Design axi_lite_slave, start of the top module:
module axi_lite_slave (
    input  logic        aclk,
    input  logic        aresetn,
    input  logic        awvalid,
    output logic        awready,
    input  logic [31:0] awaddr,
    input  logic        wvalid,
    output logic        wready,
    input  logic [31:0] wdata,
    input  logic [3:0]  wstrb,
    output logic        bvalid,
    input  logic        bready,
    output logic [1:0]  bresp,
    input  logic        arvalid,
    output logic        arready,
    input  logic [31:0] araddr,
    output logic        rvalid,
    input  logic        rready,
    output logic [31:0] rdata,
    output logic [1:0]  rresp
);
clock: 2.47 ns
lec_check: 0
abc_area: 1
cap_margin: 20
core_margin: 2
core_utilization: 35
hold_slack_margin: 0.05
place_density: 0.6
slew_margin: 20
run.sh (not shown) runs the stock make flow with config.mk's settings and CLKGATE_MAP_FILE=.
The first run passed the timing, DRC and antenna checks.
Rerun with:
- CORE_UTILIZATION: 35 -> 72
- CTS_CLUSTER_DIAMETER: unset -> 234
- HOLD_SLACK_MARGIN: 0.05 -> 0.3
- PLACE_DENSITY: 0.6 -> 0.64
- SETUP_SLACK_MARGIN: unset -> -0.09
- clock period: 2.47 -> 1.37 ns (I/O delays scaled with it)
With this change the flow completed and failed the layout checks on negative setup slack.
Clock skew hardly moves.
Worst setup slack degrades by 0.61 ns.
Count of clock-buffer cells in the layout drops by 17.
Total power goes up by 89%.
Wire length grows by 22%.
Via count climbs by 21%.
Synthesized cell count does not change.
Design area is higher by 4.1%.
Rerun with:
- CORE_UTILIZATION: 72 -> 50
- CTS_CLUSTER_DIAMETER: 234 -> unset
- HOLD_SLACK_MARGIN: 0.3 -> 0.05
- PLACE_DENSITY: 0.64 -> 0.6
- SETUP_SLACK_MARGIN: -0.09 -> unset
- clock period: 1.37 -> 2.47 ns (I/O delays scaled with it)
With this change the flow completed with no timing, DRC or antenna violations; worst setup slack gets better by 0.60 ns; worst hold slack improved by 0.12 ns; clock power came out lower by 45%; cell area shrinks by 5.6%; sequential power came out lower by 46%; cell count goes up by 3.6%; power is lower by 47%; via count goes down by 15%; clock skew rose by 0.0040 ns.
Rerun with:
- CORE_UTILIZATION: 50 -> 70
- CTS_CLUSTER_DIAMETER: unset -> 234
- SETUP_SLACK_MARGIN: unset -> -0.09
- clock period: 2.47 -> 1.37 ns (I/O delays scaled with it)
=> The changed run finished with negative setup slack left. Synthesized area does not change. Cell count shrinks by 2.6%. Setup slack gets worse by 0.54 ns. Clock skew climbs by 0.015 ns. Utilization goes up by 31 points. Final area goes up by 7.8%. Via count is higher by 17%. Routed wire length rises by 24%.
Rerun with:
- CORE_UTILIZATION: 70 -> 50
- CTS_CLUSTER_DIAMETER: 234 -> unset
- SETUP_SLACK_MARGIN: -0.09 -> unset
- clock period: 1.37 -> 1.4 ns (I/O delays scaled with it)
=> The changed run finished but failed the layout checks on negative setup slack; count of clock-buffer cells in the layout came out higher by 4; global-route usage drops by 14 points; design area climbs by 2.0%; combinational power drops by 13%; worst setup slack is better by 0.092 ns; core utilization shrinks by 25 points; power decreases by 3.3%; critical path depth shrinks by 1; wire length fell by 9.7%; area after synthesis stays the same; flip-flop count stays the same.

axi_lite_slave again, from the RTL that the note above started with.
make LEC_CHECK=0 ABC_AREA=1 CAP_MARGIN=20 CORE_MARGIN=2 CORE_UTILIZATION=72 CTS_CLUSTER_SIZE=41 HOLD_SLACK_MARGIN=0.26 PLACE_DENSITY=0.78 SETUP_SLACK_MARGIN=-0.13 SLEW_MARGIN=20 finish   # period 1.37 ns
The baseline reached the layout checks and failed them: negative setup slack.
Change:
ABC_AREA = 0   (was 1)
CORE_UTILIZATION = 58   (was 72)
CTS_CLUSTER_SIZE = not set   (was 41)
HOLD_SLACK_MARGIN = 0.05   (was 0.26)
PLACE_DENSITY = 0.6   (was 0.78)
SETUP_SLACK_MARGIN = not set   (was -0.13)
clock period = 2.46 ns   (was 1.37 ns; I/O delays follow)
Now the flow completed with no timing, DRC or antenna violations.
Non-clock buffer count came out lower by 25.
Utilization came out lower by 20 points.
Wire length came out lower by 15%.
First-iteration DRC count came out lower by about 60%.
Worst hold slack gains 100 ps.
Maximum frequency came out lower by 27%.
Combinational power came out lower by about 70%.
Die size came out higher by 25%.
Sequential share of layout area came out higher by 0.65 points.
Synthesized area came out higher by about 1.1%.
Change:
ABC_AREA = 1   (was 0)
CELL_PAD_IN_SITES_DETAIL_PLACEMENT = 2   (was not set)
CELL_PAD_IN_SITES_GLOBAL_PLACEMENT = 3   (was not set)
CORE_UTILIZATION = 50   (was 58)
GPL_TIMING_DRIVEN = 0   (was not set)
HOLD_SLACK_MARGIN = 0.14   (was 0.05)
clock period = 1.42 ns   (was 2.46 ns; I/O delays follow)
Now the flow died in global placement without I/O (3_1_place_gp_skip_io), error GPL-0301; area after synthesis drops slightly; synthesized cell count climbs by well over a third; die size went up by about a fifth.
Change:
CELL_PAD_IN_SITES_DETAIL_PLACEMENT = not set   (was 2)
CELL_PAD_IN_SITES_GLOBAL_PLACEMENT = not set   (was 3)
CORE_UTILIZATION = 63   (was 50)
GPL_TIMING_DRIVEN = not set   (was 0)
HOLD_SLACK_MARGIN = 0.05   (was 0.14)
clock period = 3.31 ns   (was 1.42 ns; I/O delays follow)
Outcome:
- Now the flow finished clean
- die size came out lower by 20%
- synthesized area stays the same
- synthesized cell count is unchanged

## v55
Starting RTL as in the previous note.
Settings: LEC_CHECK=0, ABC_AREA=1, CAP_MARGIN=20, CORE_MARGIN=2, CORE_UTILIZATION=72, CTS_CLUSTER_SIZE=41, HOLD_SLACK_MARGIN=0.3, PLACE_DENSITY=0.78, SETUP_SLACK_MARGIN=-0.13, SLEW_MARGIN=20; clock period 1.37 ns.
v55: complete, dirty (negative setup slack)
--- input diff v55..v52 ---
Settings: an added TNS_END_PERCENT of 15; an added GPL_TIMING_DRIVEN of 0; a deleted SETUP_SLACK_MARGIN that had been -0.13; a deleted PLACE_DENSITY that had been 0.78; a change of HOLD_SLACK_MARGIN from 0.3 to 0.14; an added CELL_PAD_IN_SITES_GLOBAL_PLACEMENT of 1; an added CELL_PAD_IN_SITES_DETAIL_PLACEMENT of 2; a change of CORE_UTILIZATION from 72 to 50; an added PLACE_DENSITY_LB_ADDON of 0.19; a deleted CTS_CLUSTER_SIZE that had been 41; a change of the clock period (ns, I/O delays scaled along) from 1.37 to 1.42.
==> comparison <==
In v52 the routability congestion estimate turned out about 5.6% higher than in v55.
Note that the horizontal die dimension recorded for v52 amounts to 1.20 times the value seen in v55.
Compared with v55, v52 shows a higher count of standard-cell rows.
v52 did not make it past 3_5_place_dp, where a tool error ended it.
--- input diff v52..v59 ---
Settings: removing CELL_PAD_IN_SITES_DETAIL_PLACEMENT (formerly 2); changing TNS_END_PERCENT from 15 to 5; setting CTS_CLUSTER_SIZE to 10 for the first time; removing PLACE_DENSITY_LB_ADDON (formerly 0.19); changing CORE_UTILIZATION from 50 to 72; setting PLACE_DENSITY to 0.6 for the first time; changing HOLD_SLACK_MARGIN from 0.14 to 0.05; removing CELL_PAD_IN_SITES_GLOBAL_PLACEMENT (formerly 1); removing GPL_TIMING_DRIVEN (formerly 0); setting CTS_CLUSTER_DIAMETER to 399 for the first time; changing the clock period (ns, I/O delays scaled along) from 1.42 to 2.3.
==> results <==
v59 did not stop at any stage, and its layout met the timing, DRC and antenna checks. Relative to v52, initial standard-cell utilization of the core increased by 23 points in v59. The die extent in y reported for v59 is smaller than that of v52 by 37 um. On number of standard cells reported by yosys, v52 tracks v59 almost exactly. As far as sequential share of the synthesized area goes, v52 and v59 are indistinguishable; the numbers are identical. Changes observed in v59 relative to v52: mean instance size in the synthesized netlist stayed essentially flat; total number of placement rows saw a decrease; x dimension of the die saw a decrease.
[inputs] v49 vs v59
Settings: CAP_MARGIN changed from 20 to 15; HOLD_SLACK_MARGIN changed from 0.05 to -0.1; TNS_END_PERCENT removed (was 5); SETUP_SLACK_MARGIN newly set to -0.09; CTS_CLUSTER_SIZE removed (was 10); CTS_CLUSTER_DIAMETER changed from 399 to 234; PLACE_DENSITY changed from 0.6 to 0.64; the clock period (ns, I/O delays scaled along) changed from 2.3 to 1.37.
### Flow results
- v49: flow complete, layout not clean; failing: negative setup slack
- Delta (v49 minus v59): clock buffer count now sits lower; number of search-and-repair iterations in the first detailed-routing pass now sits higher.
- Number of nets in the finished design | v49 above v59
- Relative to v59, fraction of power consumed by sequential logic decreased by 3.2 points in v49.
- Looking at v59 and v49, the clock skew is a wash.
- Overall power consumption: v49 vs v59 up 81%
- | total die area | v49 vs v59 | ≈ equal |
- v49 vs. v59: share of total power in the clock network saw an increase, overall routing resource usage saw an increase.
Power and IR drop assume default switching activity.
